## build 42
==> flow/design.v <==
module sync_fifo (
    input  wire        clk,
    input  wire        reset,
    input  wire        FIFO_WR_EN,
    input  wire        FIFO_RD_EN,
    input  wire [31:0] write_data,
    output reg  [31:0] read_data,
    output wire        FIFO_FULL,
    output wire        FIFO_EMPTY
);
    localparam DEPTH      = 16;
    localparam ADDR_WIDTH = 4;            
    localparam PTR_WIDTH  = ADDR_WIDTH + 1;  
    reg [31:0] mem [0:DEPTH-1];
    reg [PTR_WIDTH-1:0] wr_ptr;    
    reg [PTR_WIDTH-1:0] rd_ptr;
    wire [ADDR_WIDTH-1:0] wr_addr = wr_ptr[ADDR_WIDTH-1:0];
    wire [ADDR_WIDTH-1:0] rd_addr = rd_ptr[ADDR_WIDTH-1:0];
    assign FIFO_EMPTY = (wr_ptr == rd_ptr);
    assign FIFO_FULL =
        (wr_addr == rd_addr) && (wr_ptr[PTR_WIDTH-1] != rd_ptr[PTR_WIDTH-1]);
    always @(posedge clk or posedge reset) begin
        if (reset) begin
            wr_ptr <= 0;
        end else begin
            if (FIFO_WR_EN && !FIFO_FULL) begin
                mem[wr_addr] <= write_data;
                wr_ptr <= wr_ptr + 1;        
            end
        end
    end
    always @(posedge clk or posedge reset) begin
        if (reset) begin
            rd_ptr <= 0;
            read_data <= 0;
        end else begin
            if (FIFO_RD_EN && !FIFO_EMPTY) begin
                read_data <= mem[rd_addr];
                rd_ptr <= rd_ptr + 1;        
            end
        end
    end
endmodule
`timescale 1ns / 1ps
module dma_controller(
    input wire clk,
    input wire reset,
    input wire trigger,
    input wire [4:0] length,
    input wire [31:0] source_address,
    input wire [31:0] destination_add,
    input wire ARREADY,
    input wire [31:0] RDATA,
    input wire RVALID,
    input wire AWREADY,
    input wire WREADY,
    input wire BVALID,
    output reg done,
    output reg [31:0] ARADDR,
    output reg ARVALID,
    output reg RREADY,
    output reg [31:0] AWADDR,
    output reg AWVALID,
    output reg [31:0] WDATA,
    output reg WVALID,
    output reg BREADY
);
    localparam READ_IDLE = 2'b00;
    localparam READ_INIT = 2'b01;
    localparam READ_WAIT = 2'b10;
    localparam READ_DATA = 2'b11;
    localparam WRITE_IDLE = 3'b000;
    localparam WRITE_WAIT = 3'b001;
    localparam WRITE_DATA = 3'b010;
    localparam WRITE_AW_HANDSHAKE = 3'b011;
    localparam WRITE_W_HANDSHAKE = 3'b100;
    localparam WRITE_RESP = 3'b101;
    localparam WRITE_STALL = 3'b110;
    reg [1:0] read_state;
    reg [2:0] write_state;
    reg [4:0] read_count, write_count;
    reg [31:0] current_read_addr, current_write_addr;
    reg [2:0] xfer_words;    
    reg fifo_write_en, fifo_read_en;
    wire fifo_full, fifo_empty;
    wire [31:0] fifo_read_data;
    reg [31:0] fifo_write_data;
    wire read_done, write_done;
    sync_fifo fifo (
        .clk(clk),
        .reset(reset),
        .FIFO_RD_EN(fifo_read_en),
        .FIFO_WR_EN(fifo_write_en),
        .write_data(fifo_write_data),
        .read_data(fifo_read_data),
        .FIFO_FULL(fifo_full),
        .FIFO_EMPTY(fifo_empty)
    );
    assign read_done = (read_count == xfer_words) && !(xfer_words == 0);
    assign write_done = (write_count == xfer_words) && !(xfer_words == 0);
    always @(posedge clk or posedge reset) begin
        if (reset) begin
            done <= 0;
        end
        else if (read_state == READ_IDLE && trigger) begin
            done <= 0;
        end
        else begin
            done <= read_done && write_done;
        end
    end    
    always @(posedge clk or posedge reset) begin
        if (reset) begin
            read_state <= READ_IDLE;
            read_count <= 0;
            xfer_words <= 0;
            ARADDR <= 0;
            ARVALID <= 0;
            RREADY <= 1;
            fifo_write_en <= 0;
        end else begin
            case (read_state)
                READ_IDLE: begin
                    ARADDR <= 0;
                    ARVALID <= 0;
                    if (trigger) begin
                        read_count <= 0;
                        xfer_words <= length[4:2];
                        current_read_addr <= source_address;
                        read_state <= READ_INIT;
                    end    
                end
                READ_INIT: begin
                    fifo_write_en <= 0;
                    if (read_count == xfer_words) begin    
                        read_state <= READ_IDLE;
                    end
                    else if (!fifo_full) begin
                        ARADDR <= current_read_addr;
                        ARVALID <= 1;
                        read_state <= READ_WAIT;
                    end
                end
                READ_WAIT: begin
                    if (ARREADY && ARVALID) begin
                        ARVALID <= 0;
                        read_state <= READ_DATA;
                    end
                end
                READ_DATA: begin
                    if (RVALID && RREADY) begin
                        fifo_write_en <= 1;
                        fifo_write_data <= RDATA;
                        read_count <= read_count + 1;
                        current_read_addr <= current_read_addr + 4;                 
                        read_state <= READ_INIT;
                    end    
                end                      
                default: read_state <= READ_IDLE;
            endcase
        end
    end
    always @(posedge clk or posedge reset) begin
        if (reset) begin
            write_state <= WRITE_IDLE;
            write_count <= 0;
            AWADDR <= 32'b0;            
            WDATA <= 32'b0;            
            AWVALID <= 0;
            WVALID <= 0;
            BREADY <= 1;
            fifo_read_en <= 0;
        end 
        else begin
            case (write_state)
                WRITE_IDLE: begin
                    AWADDR <= 32'b0;
                    WDATA <= 32'b0;
                    AWVALID <= 0;
                    WVALID <= 0;
                    if(!fifo_empty) begin
                        write_count <= 0;
                        current_write_addr <= destination_add;
                        fifo_read_en <= 1;
                        write_state <= WRITE_WAIT;
                    end
                    else if (trigger && read_state == READ_IDLE) begin
                        write_count <= 0;
                    end
                end
                WRITE_WAIT: begin
                    fifo_read_en <= 0;
                    if (write_count == xfer_words) begin   
                        write_state <= WRITE_IDLE;
                    end    
                    else begin
                        write_state <= WRITE_DATA;
                    end
                end
                WRITE_DATA: begin
                        AWADDR <= current_write_addr;
                        AWVALID <= 1;
                        WDATA <= fifo_read_data;
                        WVALID <= 1;
                        write_state <= WRITE_AW_HANDSHAKE;
                end
                WRITE_AW_HANDSHAKE: begin
                    if(AWVALID && AWREADY) begin
                        AWVALID <= 0;
                        write_state <= WRITE_W_HANDSHAKE;
                    end
                end
                WRITE_W_HANDSHAKE: begin
                    if(WVALID && WREADY) begin
                        WVALID <= 0;
                        write_state <= WRITE_RESP;
                    end
                end
                WRITE_RESP: begin
                    if(BVALID && BREADY) begin
                        write_count <= write_count + 1;
                        current_write_addr <= current_write_addr + 4;
                        if (!fifo_empty) begin
                            fifo_read_en <= 1;
                            write_state <= WRITE_WAIT;
                        end
                        else begin
                            write_state <= WRITE_STALL;
                        end
                    end
                end
                WRITE_STALL: begin
                    if (write_count == xfer_words) begin
                        write_state <= WRITE_IDLE;
                    end
                    else if (!fifo_empty) begin
                        fifo_read_en <= 1;
                        write_state <= WRITE_WAIT;
                    end
                end
                default: write_state <= WRITE_WAIT;
            endcase 
        end
    end
endmodule  
clock: 3.24 ns
lec_check: 0
cap_margin: 15
core_margin: 2
core_utilization: 71
cts_cluster_size: 41
hold_slack_margin: -0.1
max_routing_layer: met4
place_density: 0.66
slew_margin: 20
run.sh (not shown) runs the stock make flow with config.mk's settings and CLKGATE_MAP_FILE=.
### build 42 -> build 31
Settings: HOLD_SLACK_MARGIN: -0.1 -> unset; CAP_MARGIN: 15 -> 20; PLACE_DENSITY: 0.66 -> unset; CORE_UTILIZATION: 71 -> 66; CTS_CLUSTER_SIZE: 41 -> 25; MAX_ROUTING_LAYER: met4 -> unset; the clock period (ns, I/O delays scaled along): 3.24 -> 1.61.
Maximum net fanout on the critical path came out higher on build 31 than on build 42. In the tables for build 42 and build 31, first-pass GRT wire length reads lower with build 42. Final routed wire length divided by cell count: build 31 vs build 42 up 19%. STATUS run=build 31 STAGES=ALL_DONE FINAL_CHECKS=FAILED CAUSE=negative setup slack. Looking at slowest library cell on the worst path, the o32ai_1 result is from build 42; the a21oi_1 one comes from build 31. Re number of clock sinks seen by CTS: no difference whatsoever between build 42 and build 31. Build 31 against build 42: design area saw an increase, fraction of the cycle the final worst path needs saw an increase. Build 31 against build 42: setup slack has decreased, area growth from synthesis to layout has increased, layout clock buffer count has increased.
Input changes introduced in build 63 (baseline for comparison: build 31):
Settings: swapping 66 for 69 in CORE_UTILIZATION; clearing CTS_CLUSTER_SIZE, which used to be 25; swapping 1.61 for 2.47 in the clock period (ns, I/O delays scaled along).
==> comparison <==
- In summary, build 63 completed successfully, with a layout that passed the timing, design-rule and antenna checks.
- Side by side, final standard cell area without fillers turned out lower in build 63 than in build 31.
- Build 63 supports a higher top clock frequency than build 31.
- Lower endpoint arrival time on the critical path among build 63 and build 31: build 63
- Effective utilization at floorplan ends up lower on build 31.
- Relative to build 31, pin count of the biggest net entering global routing has increased by 36% in build 63.
